== wip/sierra ==
Design ALU, start of the top module:
module ALU(
input clk,
input [15:0]a,b,
input [3*8:0] op,
output  reg [31:0]out
    );
wire [15:0]z1,z2;
wire [31:0]z3;
reg [15:0] a1, a2, a3, b1, b2, b3;
reg [1:0] sel;
wire Cout;
always @(*)
if(  op == "" || op == "~" || op == "|" || op == "&" || op == "~&" || op == "~|" ||
     op == "^" || op == "~^" || op == ">>" || op == "<<" || op == "asr" || 
     op == "asl" || op == "ror" || op == "rol" || op == "cmp" )
 sel = 2'b00;
else if(op == "+" || op == "-")
    sel = 2'b01;
else if( op == "*" )
    sel = 2'b10;
else
    sel = 2'b00;
logical L(a1, b1, op, z1);
arithmetic AA1( a2,b2,op,z2,Cout);
multiplier M( clk,a3, b3, z3);
always @(*)
case(sel)
2'b00 : begin
        a1 = a;
        a2 = 0;
        a3 = 0;
        b1 = b;
        b2 = 0;
        b3 = 0;
        out[15:0] = z1;
        out[31:16] = 0;
        end
2'b01  : begin
        a1 = 0;
        a2 = a;
        a3 = 0;
        b1 = 0;
        b2 = b;
        b3 = 0;
        out[15:0] = z2;
        out[16] = Cout;
        out[31:17] = 0;
        end     
default :  begin
        a1 = 0;
        a2 = 0;
        a3 = a;
        b1 = 0;
        b2 = 0;
        b3 = b;
       out = z3;
        end            
endcase
endmodule
Size: ~2,600 cells after synthesis, about 32 flip-flops, roughly 90 I/O pins, ~18,000 µm² of cells after synthesis.
export LEC_CHECK = 0
export CAP_MARGIN = 20
export CORE_MARGIN = 2
export CORE_UTILIZATION = 65
export CTS_CLUSTER_DIAMETER = 59
export SETUP_SLACK_MARGIN = 4.6
export SLEW_MARGIN = 20
create_clock -name core_clock -period 28.0 [get_ports {clk}]
run.sh (not shown) runs the stock make flow with config.mk's settings and CLKGATE_MAP_FILE=.
wip/sierra did not finish; the tool stopped in 5_1_grt with error GRT-0232.
The inputs of wip/lagoon differ from those of wip/sierra as listed below.
Settings: CTS_CLUSTER_SIZE now 93, previously not set; ABC_AREA now 1, previously not set; PLACE_DENSITY_LB_ADDON now 0.29, previously not set; CORE_ASPECT_RATIO now 0.5, previously not set; CTS_CLUSTER_DIAMETER now 190, was 59; CORE_UTILIZATION now 70, was 65; SETUP_SLACK_MARGIN no longer set, was 4.6.
[summary]
wip/lagoon has completed all stages; timing, DRC and antenna checks passed. Lower post-CTS setup buffer count goes to wip/lagoon over wip/sierra. Multiplexer share of the synthesized area, wip/sierra and wip/lagoon: higher on wip/sierra. Floorplan check, wip/lagoon vs wip/sierra: die outline smaller in wip/lagoon.
[inputs] wip/violet vs wip/lagoon
Settings: CORE_ASPECT_RATIO no longer set, was 0.5; CORE_UTILIZATION now 40, was 70; CTS_CLUSTER_SIZE now 95, was 93; CORE_MARGIN now 8, was 2; PLACE_DENSITY_LB_ADDON no longer set, was 0.29; CTS_CLUSTER_DIAMETER now 218, was 190; TNS_END_PERCENT now 15, previously not set; ABC_AREA no longer set, was 1.
Findings:
No run among wip/lagoon and wip/violet stopped early or left any final violation; all are clean. NOTE number of buffers other than clock buffers in the final layout wip/lagoon->wip/violet increased by more than a quarter. On total of clock buffers placed in the layout: wip/violet sits below wip/lagoon. Compared to wip/lagoon, wip/violet has cell area power density 2.0% higher. wip/violet vs. wip/lagoon: worst setup slack moved down; cell area moved up.
> inputs changed (wip/violet -> wip/zinc)
Settings: removing CTS_CLUSTER_DIAMETER (formerly 218); removing CTS_CLUSTER_SIZE (formerly 95); removing TNS_END_PERCENT (formerly 15); changing CORE_MARGIN from 8 to 2; changing the clock period (ns, I/O delays scaled along) from 28.0 to 27.1.
==> comparison <==
- Compared with wip/violet, wip/zinc shows portion of total power attributed to combinational logic higher by 1.7 points.
- The critical path depth of wip/zinc exceeds that of wip/violet by about 0.9%.
- wip/zinc vs wip/violet: design area up by a few percent
- In wip/zinc, the core utilization came out 1.3 points above the value in wip/violet.
- Vertical die size of wip/zinc falls short of that of wip/violet by a few percent.
- Relative to wip/violet, the post-route clock period utilization of wip/zinc is higher by 0.66 points.
- Per the final summary, wip/zinc finished and its layout is clean on timing, DRC and antenna.
- Relative to wip/violet, die span in x has gone down in wip/zinc.
- wip/violet has a higher worst endpoint required time than wip/zinc.
- Compare wip/zinc and wip/violet | number of placed instances, taps included higher: wip/zinc
- Leakage component of the power for wip/zinc is higher than for wip/violet.


ALU again, from the RTL that the note above started with.
==> flow/design.v (excerpt) <==
module ALU(
input clk,
input [15:0]a,b,
input [3*8:0] op,
output  reg [31:0]out
    );
make LEC_CHECK=0 ABC_AREA=1 CAP_MARGIN=0 CORE_ASPECT_RATIO=1.74 CORE_MARGIN=2 CORE_UTILIZATION=48 CTS_CLUSTER_DIAMETER=369 CTS_CLUSTER_SIZE=98 GPL_ROUTABILITY_DRIVEN=1 PLACE_DENSITY_LB_ADDON=0.26 SLEW_MARGIN=20 TNS_END_PERCENT=30 finish   # period 33.2 ns
Edit:
Settings changed: CORE_ASPECT_RATIO 1.74 to 0.58, CORE_UTILIZATION 48 to 38, SETUP_SLACK_MARGIN set to 5.0.
Critical path depth rose by 11.
Utilization fell by 10 points.
Cell area rose by 1.5%.
Via count fell by 3.8%.
Die size rose by 26%.
Setup slack improves by 0.69 ns.
Cell count rose by 4.3%.
Edit:
Settings changed: ABC_AREA 1 to unset, CAP_MARGIN 0 to 20, CORE_ASPECT_RATIO 0.58 to unset, CORE_UTILIZATION 38 to 67, CTS_CLUSTER_DIAMETER 369 to unset, GPL_ROUTABILITY_DRIVEN 1 to unset, PLACE_DENSITY_LB_ADDON 0.26 to unset, SETUP_SLACK_MARGIN 5.0 to unset, TNS_END_PERCENT 30 to unset.
Clock period 33.2 ns to 35.4 ns, I/O delays scaled along.
What happened:
- setup slack gets worse by 2.8 ns
- sequential power decreases by 6.2%
- routed wire length is higher by 7.8%
- core utilization rose by 31 points
- total power decreases by 10%
- sequential cell count does not change
- die area shrinks by 43%
- count of clock-buffer cells in the layout goes up by 2
- global-route usage grows by 20 points
Edit:
Settings changed: CORE_UTILIZATION 67 to 58, CTS_CLUSTER_SIZE 98 to unset, TNS_END_PERCENT set to 35.
Clock period 35.4 ns to 22.8 ns, I/O delays scaled along.
What happened: The new run did not get past global routing. Die size is higher by about a fifth. Area after synthesis is unchanged. Synthesized cell count stays the same.


Starting RTL as in the previous note.
Settings: LEC_CHECK=0, ABC_AREA=1, CAP_MARGIN=0, CORE_ASPECT_RATIO=0.58, CORE_MARGIN=2, CORE_UTILIZATION=69, CTS_CLUSTER_DIAMETER=226, CTS_CLUSTER_SIZE=98, GPL_ROUTABILITY_DRIVEN=1, PLACE_DENSITY_LB_ADDON=0.26, SLEW_MARGIN=20, TNS_END_PERCENT=30; clock period 33.2 ns.
The starting point finished with timing, DRC and antenna clean.
Change:
CORE_UTILIZATION = 25   (was 69)
CTS_CLUSTER_DIAMETER = 369   (was 226)
Maximum frequency came out higher by a few percent.
Cell count went up by about a fifth.
Cell area rises by a few percent.
Setup slack gains 0.72 ns.
Total power fell slightly.
Hold slack loses 0.061 ns.
Change:
CORE_UTILIZATION = 31   (was 25)
CTS_CLUSTER_DIAMETER = unset   (was 369)
CTS_CLUSTER_SIZE = unset   (was 98)
SETUP_SLACK_MARGIN = 5.0   (was unset)
TNS_END_PERCENT = unset   (was 30)
=>
- The changed run completed without violations
- non-clock buffer count does not change
- routed wire length came out lower by 7.8%
- power increases by 1.0%
- hold slack improves by 0.035 ns
- maximum frequency rises by 4.7%
- sequential cell count does not change
- final area decreases by 0.34%
- worst setup slack gains 1.2 ns
- final cell count is lower by 3.7%
- clock-buffer cell count stays the same
Change:
ABC_AREA = unset   (was 1)
CAP_MARGIN = 20   (was 0)
CORE_ASPECT_RATIO = unset   (was 0.58)
CORE_UTILIZATION = 61   (was 31)
GPL_ROUTABILITY_DRIVEN = unset   (was 1)
PLACE_DENSITY_LB_ADDON = unset   (was 0.26)
clock period = 28.0 ns   (was 33.2 ns; I/O delays follow)
Effect: Count of clock-buffer cells in the layout does not change. Hold slack gets worse by 1.1 ns. Combinational power fell by a few percent. Critical path depth fell by 25. Final cell count fell by about a fifth. Clock power rose by a few percent. Global-route usage rose by 24 points. Synthesized area fell slightly. Die area fell by well over a third. Power rose by a few percent. Final area rose by about a fifth.
Change:
CORE_UTILIZATION = 66   (was 61)
SETUP_SLACK_MARGIN = 3.58   (was 5.0)
This time the run never finished: it broke off in 5_1_grt; die area falls by 7.4%; synthesized area does not change; synthesized cell count is unchanged.


ALU again, from the RTL that the note above started with.
Settings: LEC_CHECK=0, CAP_MARGIN=5, CORE_MARGIN=2, CORE_UTILIZATION=70, CTS_CLUSTER_DIAMETER=43, PLACE_DENSITY=0.65, SETUP_SLACK_MARGIN=-1.47, SLEW_MARGIN=20, TNS_END_PERCENT=35; clock period 25.6 ns.
The first run completed, yet does not pass: setup timing.
Then changed:
Settings changed: CORE_UTILIZATION 70 to 67, CTS_CLUSTER_DIAMETER 43 to default, PLACE_DENSITY 0.65 to default, SETUP_SLACK_MARGIN -1.47 to 4.18, TNS_END_PERCENT 35 to default.
Clock period 25.6 ns to 28.0 ns, I/O delays scaled along.
After rerunning: The changed run never finished: it broke off in 5_1_grt. Die area goes up by a few percent. Area after synthesis is unchanged. Synthesized cell count stays the same.


ALU again, from the RTL that the note above started with.
Settings: LEC_CHECK=0, CAP_MARGIN=20, CORE_MARGIN=2, CORE_UTILIZATION=68, SETUP_SLACK_MARGIN=-1.55, SLEW_MARGIN=20; clock period 21.9 ns.
The baseline never finished: it broke off in clock tree synthesis (4_1_cts).
Next try:
Settings changed: CORE_UTILIZATION 68 to 13, SETUP_SLACK_MARGIN -1.55 to default.
Clock period 21.9 ns to 35.4 ns, I/O delays scaled along.
=>
- With this change the flow went through all stages and came out clean
- synthesized cell count stays the same
- synthesized area does not change
- die size goes up to 5.1 times its value
Next try:
Settings changed: ABC_AREA from default to 1, CORE_UTILIZATION 13 to 65.
Clock period 35.4 ns to 18.8 ns, I/O delays scaled along.
Effect: The changed run did not get past clock tree synthesis (4_1_cts). Area after synthesis goes up slightly. Die size falls by well over a third. Synthesized cell count rises by about a fifth.
Next try:
Settings changed: ABC_AREA 1 to default, CORE_UTILIZATION 65 to 28.
Clock period 18.8 ns to 27.1 ns, I/O delays scaled along.
Now the flow produced a clean layout.
Synthesized area went down by 0.81%.
Die area went up by 130%.
Synthesized cell count went down by 16%.
Next try:
Settings changed: CORE_UTILIZATION 28 to 40.
Clock period 27.1 ns to 28.0 ns, I/O delays scaled along.
Effect: Combinational power falls by about 5.4%; non-clock buffer count came out lower by 40; utilization is higher by 13 points; wire length grows by about 3%; design area shrinks by about 3.4%; setup slack improved by 280 ps; total power drops by 11%; area after synthesis is unchanged; global-route usage went up by 8.9 points; final cell count decreases by about 8%.
Next try:
Settings changed: ABC_AREA from default to 1, CORE_UTILIZATION 40 to 70, CTS_CLUSTER_DIAMETER from default to 190, CTS_CLUSTER_SIZE from default to 93, PLACE_DENSITY from default to 0.95, TNS_END_PERCENT from default to 15.
Outcome: The new run produced a clean layout. Routed wire length goes down by 12%. Sequential cell count is unchanged. First-iteration DRC count goes up by 45%. Worst setup slack gets better by 760 ps. Sequential share of layout area goes up by 0.14 points. Total power goes up by 18%. Maximum frequency goes up by 2.9%. Count of clock-buffer cells in the layout goes up by 2. Combinational power goes up by 27%. Die area goes down by 42%.


## run A
The RTL this note starts from:
==> flow/design.v <==
`timescale 1ns / 1ps
module logical(
input [15:0] a,b,
input [3*8:0] sel,
output reg [15:0] x
    );
 always@(*)
begin
    case(sel)
    "~": 
            x=~a;
    "|": 
            x=a|b;
    "&": 
            x=a&b;
    "~&": 
            x=~(a&b);
    "~|": 
            x=~(a|b);
    "^": 
            x=a^b;
    "~^": 
            x=~(a^b);
    "<<": 
            x=a<<1;
    ">>": 
            x=a>>1;
    "asl": 
            x={a[14:0],1'b0};
    "asr": 
            x={a[15],a[15:1]};
    "rol": 
            x={a[14:0],a[15]};
    "ror": 
            x={a[0],a[15:1]};  
    "cmp": 
            if(a>b)
                x=1;
             else if(a<b)
                x=16'hffff;
             else
                x=0;  
     default:
            x=0;
     endcase
end
endmodule
`timescale 1ns / 1ps
module arithmetic(
input [15:0] A,
input [15:0] B,
input [8:0] sel,
output reg [15:0] Sum,
output reg Cout
    );
wire [15:0] B_comp;
twos_comp TC(B,B_comp);
reg [15:0] b;
wire [15:0] S1;
wire c1;
adder A1( A, b, S1, c1);
always @(*)
case(sel)
"+" : begin
        b = B;
        Sum = S1;
        Cout = c1;
      end
"-" : begin
        b = B_comp;
        Sum = S1;
        Cout = 0;
      end       
default : begin
        b = B;
        Sum = 0;
        Cout = 0;
        end       
endcase 
endmodule
module adder(
input [15:0] A,
input [15:0] B,
output [15:0] Sum,
output Cout
    );
wire [2:0] cout_cla;
wire Cin;
assign Cin = 0;
carry_look_ahead CLA1(A[3:0],B[3:0], Cin, cout_cla[0]);
carry_look_ahead CLA2(A[7:4],B[7:4], cout_cla[0], cout_cla[1]);
carry_look_ahead CLA3(A[11:8],B[11:8], cout_cla[1], cout_cla[2] );  
carry_look_ahead CLA4(A[15:12],B[15:12], cout_cla[2], Cout );
ripple_carry_adder RCA1(A[3:0], B[3:0], Cin, Sum[3:0]);
ripple_carry_adder RCA2(A[7:4], B[7:4],cout_cla[0], Sum[7:4]);
ripple_carry_adder RCA3(A[11:8], B[11:8], cout_cla[1], Sum[11:8]);
ripple_carry_adder RCA4(A[15:12], B[15:12], cout_cla[2], Sum[15:12]);  
endmodule
module full_adder(
input a, b, cin,
output sum, cout
);
    assign sum = a ^ b ^ cin;
    assign cout = (a & b) | (b & cin) | (cin & a);
endmodule
module ripple_carry_adder(
    input [3:0] a, b,
    input cin,
    output [3:0] sum
);
    wire [3:0] c;
    full_adder FA1(a[0], b[0], cin, sum[0], c[0]);
    full_adder FA2(a[1], b[1], c[0], sum[1], c[1]);
    full_adder FA3(a[2], b[2], c[1], sum[2], c[2]);
    full_adder FA4(a[3], b[3], c[2], sum[3], c[3]);
endmodule
module carry_look_ahead(
input [3:0]a,b,
input Cin,
output Cout1);
wire [3:0]p,g;
assign p = a^b;
assign g = a&b;
assign Cout1 =  g[3] | (p[3] & g[2]) | (p[3] & p[2] & g[1]) | (p[3] & p[2] & p[1] & g[0]) | (p[3] & p[2] & p[1] & p[0] & Cin);
endmodule
module twos_comp(
input [15:0]B,
output [15:0]B_comp
);
assign B_comp = ~B + 1'b1;
endmodule
`timescale 1ns / 1ps
module multiplier( input clk, input[15:0]A1, B1, output reg [31:0] C);
integer i;
reg [31:0]A2;
reg [15:0]B2;
always@(posedge clk )
begin
		C=0;
		A2[15:0]=A1;
		A2[31:16]=0;
		B2=B1;
        for (i=0;i<16;i=i+1)
        begin
			if(B1[i]==1'b0)
			begin
				C=C+0;
			end
			else
			begin
				C=C+(A1<<i);
			end
		end
end
endmodule
`timescale 1ns / 1ps
module ALU(
input clk,
input [15:0]a,b,
input [3*8:0] op,
output  reg [31:0]out
    );
wire [15:0]z1,z2;
wire [31:0]z3;
reg [15:0] a1, a2, a3, b1, b2, b3;
reg [1:0] sel;
wire Cout;
always @(*)
if(  op == "" || op == "~" || op == "|" || op == "&" || op == "~&" || op == "~|" ||
     op == "^" || op == "~^" || op == ">>" || op == "<<" || op == "asr" || 
     op == "asl" || op == "ror" || op == "rol" || op == "cmp" )
 sel = 2'b00;
else if(op == "+" || op == "-")
    sel = 2'b01;
else if( op == "*" )
    sel = 2'b10;
else
    sel = 2'b00;
logical L(a1, b1, op, z1);
arithmetic AA1( a2,b2,op,z2,Cout);
multiplier M( clk,a3, b3, z3);
always @(*)
case(sel)
2'b00 : begin
        a1 = a;
        a2 = 0;
        a3 = 0;
        b1 = b;
        b2 = 0;
        b3 = 0;
        out[15:0] = z1;
        out[31:16] = 0;
        end
2'b01  : begin
        a1 = 0;
        a2 = a;
        a3 = 0;
        b1 = 0;
        b2 = b;
        b3 = 0;
        out[15:0] = z2;
        out[16] = Cout;
        out[31:17] = 0;
        end     
default :  begin
        a1 = 0;
        a2 = 0;
        a3 = a;
        b1 = 0;
        b2 = 0;
        b3 = b;
       out = z3;
        end            
endcase
endmodule
make LEC_CHECK=0 ABC_AREA=1 CAP_MARGIN=0 CORE_ASPECT_RATIO=0.58 CORE_MARGIN=7 CORE_UTILIZATION=17 CTS_CLUSTER_DIAMETER=43 CTS_CLUSTER_SIZE=22 GPL_ROUTABILITY_DRIVEN=1 PLACE_DENSITY_LB_ADDON=0.22 SETUP_SLACK_MARGIN=5.0 SLEW_MARGIN=20 finish   # period 17.3 ns
Run A finished all stages; however, its layout fails the closing checks, the failures being setup timing.
What run B does differently from run A at the input level:
Settings: CORE_UTILIZATION: 17 -> 58; CTS_CLUSTER_DIAMETER: 43 -> unset; CORE_MARGIN: 7 -> 2; PLACE_DENSITY_LB_ADDON: 0.22 -> unset; CTS_CLUSTER_SIZE: 22 -> unset; the clock period (ns, I/O delays scaled along): 17.3 -> 21.3.
==> comparison <==
Run B | ERROR | global routing
The final report for run A shows a completed flow and a layout that fails verification, specifically setup timing.
Any difference in share of the yosys chip area belonging to registers between run A and run B is small enough to ignore.
Looking only at horizontal extent of the die, and setting everything else aside, the lower value of run A and run B goes to run B.
Higher cell count after placement was reported by run A, not run B.
Taking run A as the reference, in run B count of buffers added by post-CTS timing repair for setup increased by about 1.6% relative to the old numbers; HPWL after detailed placement -8.5 mm.
Run B vs run A: total cell area at the placement stage down in run B
[inputs] run C vs run B
Settings: CORE_ASPECT_RATIO: 0.58 -> unset; GPL_ROUTABILITY_DRIVEN: 1 -> unset; CAP_MARGIN: 0 -> 20; SETUP_SLACK_MARGIN: 5.0 -> unset; CORE_UTILIZATION: 58 -> 66; the clock period (ns, I/O delays scaled along): 21.3 -> 35.4.
Findings:
Run C completed every stage of the flow, and the final layout passed the timing, DRC and antenna checks.
In the reports for run C and run B, the smaller total instance count after detailed placement belongs to run C.
Against run B, die width in run C fell by more than a quarter.
Total number of placement rows in run C vs run B: up 12
Number of setup buffers added after CTS, run C and run B, lower one = run C.
No activity file was given, so power comes from the tool's default toggle rates.
